==> run X <==
// AYUMU
module AYUMU(
	input CLK,
	input RST,
	input [31:0] INPUT,
	output [31:0] OUTPUT,
	output [15:0] IADDR,
	input [15:0] IDATA
);
Settings: LEC_CHECK=0, ABC_AREA=1, CAP_MARGIN=20, CELL_PAD_IN_SITES_DETAIL_PLACEMENT=0, CORE_MARGIN=2, CORE_UTILIZATION=67, GPL_ROUTABILITY_DRIVEN=0, GPL_TIMING_DRIVEN=0, HOLD_SLACK_MARGIN=0.16, MAX_ROUTING_LAYER=met4, MIN_ROUTING_LAYER=met2, SLEW_MARGIN=30; clock period 10.0 ns.
run.sh (not shown) runs the stock make flow with config.mk's settings and CLKGATE_MAP_FILE=.
==> run K: changes against run X <==
ABC_AREA = default   (was 1)
CELL_PAD_IN_SITES_DETAIL_PLACEMENT = default   (was 0)
CORE_MARGIN = 5   (was 2)
CORE_UTILIZATION = 46   (was 67)
GPL_TIMING_DRIVEN = default   (was 0)
HOLD_SLACK_MARGIN = default   (was 0.16)
MAX_ROUTING_LAYER = default   (was met4)
MIN_ROUTING_LAYER = default   (was met2)
SLEW_MARGIN = 20   (was 30)
TNS_END_PERCENT = 60   (was default)
==> flow/constraint.sdc (replaced) <==
create_clock -name core_clock -period 11.1 [get_ports {CLK}]
set_input_delay 2.2200 -clock core_clock [delete_from_list [all_inputs] [get_ports {CLK}]]
set_output_delay 2.2200 -clock core_clock [all_outputs]
set_load 0.01 [all_outputs]
==> run Y: changes against run X <==
CELL_PAD_IN_SITES_DETAIL_PLACEMENT = default   (was 0)
CELL_PAD_IN_SITES_GLOBAL_PLACEMENT = 2   (was default)
CORE_ASPECT_RATIO = 1.61   (was default)
CORE_UTILIZATION = 40   (was 67)
CTS_CLUSTER_SIZE = 77   (was default)
GPL_ROUTABILITY_DRIVEN = default   (was 0)
HOLD_SLACK_MARGIN = default   (was 0.16)
MIN_ROUTING_LAYER = default   (was met2)
PLACE_DENSITY_LB_ADDON = 0.17   (was default)
SETUP_SLACK_MARGIN = 1.61   (was default)
SLEW_MARGIN = 20   (was 30)
TNS_END_PERCENT = 35   (was default)
==> flow/constraint.sdc (replaced) <==
create_clock -name core_clock -period 9.12 [get_ports {CLK}]
set_input_delay 1.8240 -clock core_clock [delete_from_list [all_inputs] [get_ports {CLK}]]
set_output_delay 1.8240 -clock core_clock [all_outputs]
set_load 0.01 [all_outputs]
==> comparison <==
Between run Y and run K, the lower non-clock buffer count is in run K (gap 761). Between run Y and run K, the lower setup slack is in run Y (gap 2.2 ns). Of run Y and run K, run Y has the higher critical path depth (gap 5). Of run Y and run K, run Y has the higher first-iteration DRC count (gap about 40%, measured against run K). Hold slack: run K is worse than run Y (0.0031 ns). Run X died in global routing (5_1_grt). Run K ran to the end with no violations. Run Y finished with timing, DRC and antenna clean. Against run K, the register-to-register slack of run Y is worse by 2.7 ns. Of run K and run Y, run Y has the higher final area (gap 5.0%, measured against run Y). Of run Y and run K, run K has the higher sequential share of layout area (gap 3.1 points).

========
==> inputs of exp/nickel <==
AYUMU again, from the RTL that the note above started with.
==> flow/config.mk <==
export PLATFORM = sky130hd
export DESIGN_NAME = AYUMU
export DESIGN_NICKNAME = AYUMU
export VERILOG_FILES = /design/flow/design.v
export SDC_FILE = /design/flow/constraint.sdc
export NUM_CORES = 4
export LEC_CHECK = 0
export ABC_AREA = 1
export CAP_MARGIN = 15
export CORE_MARGIN = 2
export CORE_UTILIZATION = 72
export CTS_CLUSTER_DIAMETER = 87
export CTS_CLUSTER_SIZE = 10
export PLACE_DENSITY = 0.36
export SETUP_SLACK_MARGIN = 2.31
export SLEW_MARGIN = 20
export TNS_END_PERCENT = 25
==> flow/constraint.sdc <==
create_clock -name core_clock -period 7.69 [get_ports {CLK}]
set_input_delay 1.5380 -clock core_clock [delete_from_list [all_inputs] [get_ports {CLK}]]
set_output_delay 1.5380 -clock core_clock [all_outputs]
set_load 0.01 [all_outputs]
==> exp/xenon (differences from exp/nickel) <==
- ABC_AREA: 1 -> unset
- CTS_CLUSTER_DIAMETER: 87 -> unset
- CTS_CLUSTER_SIZE: 10 -> unset
- SETUP_SLACK_MARGIN: 2.31 -> unset
- TNS_END_PERCENT: 25 -> unset
==> flow/constraint.sdc (replaced) <==
create_clock -name core_clock -period 7.28 [get_ports {CLK}]
set_input_delay 1.4560 -clock core_clock [delete_from_list [all_inputs] [get_ports {CLK}]]
set_output_delay 1.4560 -clock core_clock [all_outputs]
set_load 0.01 [all_outputs]
==> flow_summary_export.csv <==
group,metric,value,unit
run_status,status,"no timing/DRC/antenna violations",
global_route,use_met1,0.565,
worst_setup_path,start_kind,"flip-flop",
worst_setup_path,cp_slowest_cell,"fa_1",
synth,synth_cell_types,109,
[end of results for exp/xenon]
==> flow_summary_export.csv <==
group,metric,value,unit
run_status,status,"no timing/DRC/antenna violations",
synth,ys_area,115000,µm²
worst_setup_path,cp_slowest_cell,"clkdlybuf4s50_1",
worst_setup_path,cpPeakStageDelay,0.88,ns
synth,synth_cell_types,59,
synth,yosys.area_share.simple,0.157,
global_route,use_met1,0.582,
worst_setup_path,start_kind,"primary input",
clock_tree,clock_path_buffers,4,
[end of results for exp/nickel]
